// matrix_mul
module matrix_mul(
    input wire clk,
    input wire reset,
    input wire start,
    input wire [8:0][7:0] matrix_a,
    input wire [8:0][7:0] matrix_b,
    output reg [8:0][15:0] result,
    output reg done
);
export LEC_CHECK = 0
export CAP_MARGIN = 25
export CORE_ASPECT_RATIO = 0.51
export CORE_MARGIN = 2
export CORE_UTILIZATION = 55
export CTS_CLUSTER_DIAMETER = 376
export CTS_CLUSTER_SIZE = 98
export HOLD_SLACK_MARGIN = -0.07
export SLEW_MARGIN = 5
export TNS_END_PERCENT = 15
create_clock -name core_clock -period 10.0 [get_ports {clk}]
run.sh (not shown) runs the stock make flow with config.mk's settings and CLKGATE_MAP_FILE=.
The starting point finished clean.
Next try:
==> flow/config.mk (replaced) <==
export PLATFORM = sky130hd
export DESIGN_NAME = matrix_mul
export DESIGN_NICKNAME = matrix_mul
export VERILOG_FILES = /design/flow/design.v
export SDC_FILE = /design/flow/constraint.sdc
export NUM_CORES = 4
export LEC_CHECK = 0
export CAP_MARGIN = 20
export CELL_PAD_IN_SITES_GLOBAL_PLACEMENT = 2
export CORE_MARGIN = 8
export CORE_UTILIZATION = 40
export CTS_CLUSTER_DIAMETER = 31
export SETUP_SLACK_MARGIN = 2.41
export SLEW_MARGIN = 15
- combinational power climbs by about 2%
- sequential cell count is unchanged
- synthesized cell count is unchanged
- die area climbs by 55%
- wire length climbs by 6.4%
- count of clock-buffer cells in the layout climbs by 6
- worst hold slack is better by 0.0097 ns
- sequential share of layout area drops by 0.46 points
- total power climbs by 3.3%
Next try:
--- a/flow/config.mk
+++ b/flow/config.mk
@@ -8,2 +8,2 @@
-export CAP_MARGIN = 20
-export CELL_PAD_IN_SITES_GLOBAL_PLACEMENT = 2
+export CAP_MARGIN = 10
+export CELL_PAD_IN_SITES_GLOBAL_PLACEMENT = 0
@@ -11 +11 @@
-export CORE_UTILIZATION = 40
+export CORE_UTILIZATION = 71
@@ -13 +13 @@
-export SETUP_SLACK_MARGIN = 2.41
+export SETUP_SLACK_MARGIN = 1.51
@@ -14,0 +15 @@
+export TNS_END_PERCENT = 65
What happened: The changed run completed with no timing, DRC or antenna violations. Worst hold slack is better by 0.063 ns. Global-route usage went up by 23 points. Cell area went down by 2.4%. Synthesized area stays the same. Setup slack is worse by 0.88 ns. Register-to-register slack is worse by 0.98 ns. Sequential power barely changes. Fmax went down by 11%. Wire length went up by 34%. Count of clock-buffer cells in the layout went down by 5. Die area went down by 40%.


P:
The RTL this note starts from:
==> flow/design.v <==
module matrix_mul(
    input wire clk,
    input wire reset,
    input wire start,
    input wire [8:0][7:0] matrix_a,
    input wire [8:0][7:0] matrix_b,
    output reg [8:0][15:0] result,
    output reg done
);
reg [3:0] state;
reg [3:0] i, j, k;
reg [15:0] sum;
localparam IDLE = 4'd0, MULTIPLY = 4'd1, DONE = 4'd2;
always @(posedge clk or posedge reset) begin
    if (reset) begin
        state <= IDLE;
        done <= 0;
        i <= 0;
        j <= 0;
        k <= 0;
        sum <= 0;
    end else begin
        case (state)
            IDLE: begin
                if (start) begin
                    state <= MULTIPLY;
                    i <= 0;
                    j <= 0;
                    k <= 0;
                    sum <= 0;
                    done <= 0;
                end
            end
            MULTIPLY: begin
                if (k == 3) begin
                    result[i*3 + j] <= sum;
                    sum <= 0;
                    k <= 0;
                    if (j == 2) begin
                        j <= 0;
                        if (i == 2) begin
                            state <= DONE;
                        end else begin
                            i <= i + 1;
                        end
                    end else begin
                        j <= j + 1;
                    end
                end else begin
                    sum <= sum + matrix_a[i*3 + k] * matrix_b[k*3 + j];
                    k <= k + 1;
                end
            end
            DONE: begin
                done <= 1;
                state <= IDLE;
            end
        endcase
    end
end
endmodule
clock: 6.67 ns
lec_check: 0
cap_margin: 20
core_margin: 2
core_utilization: 66
cts_cluster_diameter: 233
slew_margin: 20
P terminated abnormally: global routing (5_1_grt) reported GRT-0232.
### P -> Q
- swapping 66 for 59 in CORE_UTILIZATION
- putting HOLD_SLACK_MARGIN at 0.3 where nothing was set
- clearing CTS_CLUSTER_DIAMETER, which used to be 233
- putting SETUP_SLACK_MARGIN at -0.35 where nothing was set
- swapping 6.67 for 4.39 in the clock period (ns, I/O delays scaled along)
==> comparison <==
- In Q the implementation ran to completion but is not tape-out ready, as the final checks report setup timing.
- As far as maximum count of clock buffers along a single path is concerned, Q and P perform about the same.
- Against P as the reference, Q delivers a higher cell area reported after detailed placement.
- Area inside the core boundary up 12% in Q wrt P
- The die area of Q was inferior to that of P.
- Max total setup buffers inserted after CTS across Q and P: Q
- Y dimension of the die grows by a few percent when moving from P to Q.
- Q vs P, initial core utilization went down by 7.4 points.
- P -> Q: depth of the CTS H-tree delta 0, exact match
- Comparing Q against P, there is no change at all in number of clock buffers inserted by TritonCTS.
- Comparing count of instances resized after the clock tree is built for Q and P, the bigger number came from P.
- Number of placed instances with taps included (Q over P): increase, 95
> inputs changed (Q -> R)
- putting PLACE_DENSITY at 0.6 where nothing was set
- clearing HOLD_SLACK_MARGIN, which used to be 0.3
- swapping 59 for 60 in CORE_UTILIZATION
- clearing SETUP_SLACK_MARGIN, which used to be -0.35
- swapping 4.39 for 5.71 in the clock period (ns, I/O delays scaled along)
--- outcome ---
Taking Q over R, the routed wire length on met3 ratio works out to 1.3.
Routed wire length, R vs Q: down by a little under 10%
In R the implementation ran to completion but is not tape-out ready, as the final checks report setup timing.
[Q] flow finished | final checks: failed | reasons: setup timing
[compare] base=Q new=R: final cell count moved down, highest ir drop seen on vdd moved down, post-route worst setup slack increased 1.29 ns, depth of the most critical reg-to-reg path rose by about 17%.
Met1 track demand over resource in global routing delta for R relative to Q: 0.18 points lower
R ended up with a lower final period utilization than Q did.
From Q to R the numbers moved as follows: buffers inserted during post-CTS setup optimization decreased 5, width of the die went down about 0.8%.
Modified inputs, S compared to R
- putting TNS_END_PERCENT at 5 where nothing was set
- putting CTS_CLUSTER_DIAMETER at 180 where nothing was set
- putting CTS_CLUSTER_SIZE at 37 where nothing was set
- swapping 60 for 68 in CORE_UTILIZATION
- swapping 5.71 for 6.76 in the clock period (ns, I/O delays scaled along)
## What came out
Each of S and R falls short of a clean finish.
Complete run, failing final checks: S, reason setup timing.
R: all stages done; final checks FAILED (setup timing).
Comparing S and R, the lower post-detailed-placement cell area was measured on S.
R → S: largest net degree at the start of global routing now smaller; worst path setup slack after routing now larger; number of antenna violations at the first check in global routing now larger; leakage power now smaller; worst hold slack now larger.
Diff R -> S | period utilization | decrease of 5.1 points
Number of failing setup endpoints in the final timing report: S vs R down 1
Power is estimated from default activity; no workload was simulated.
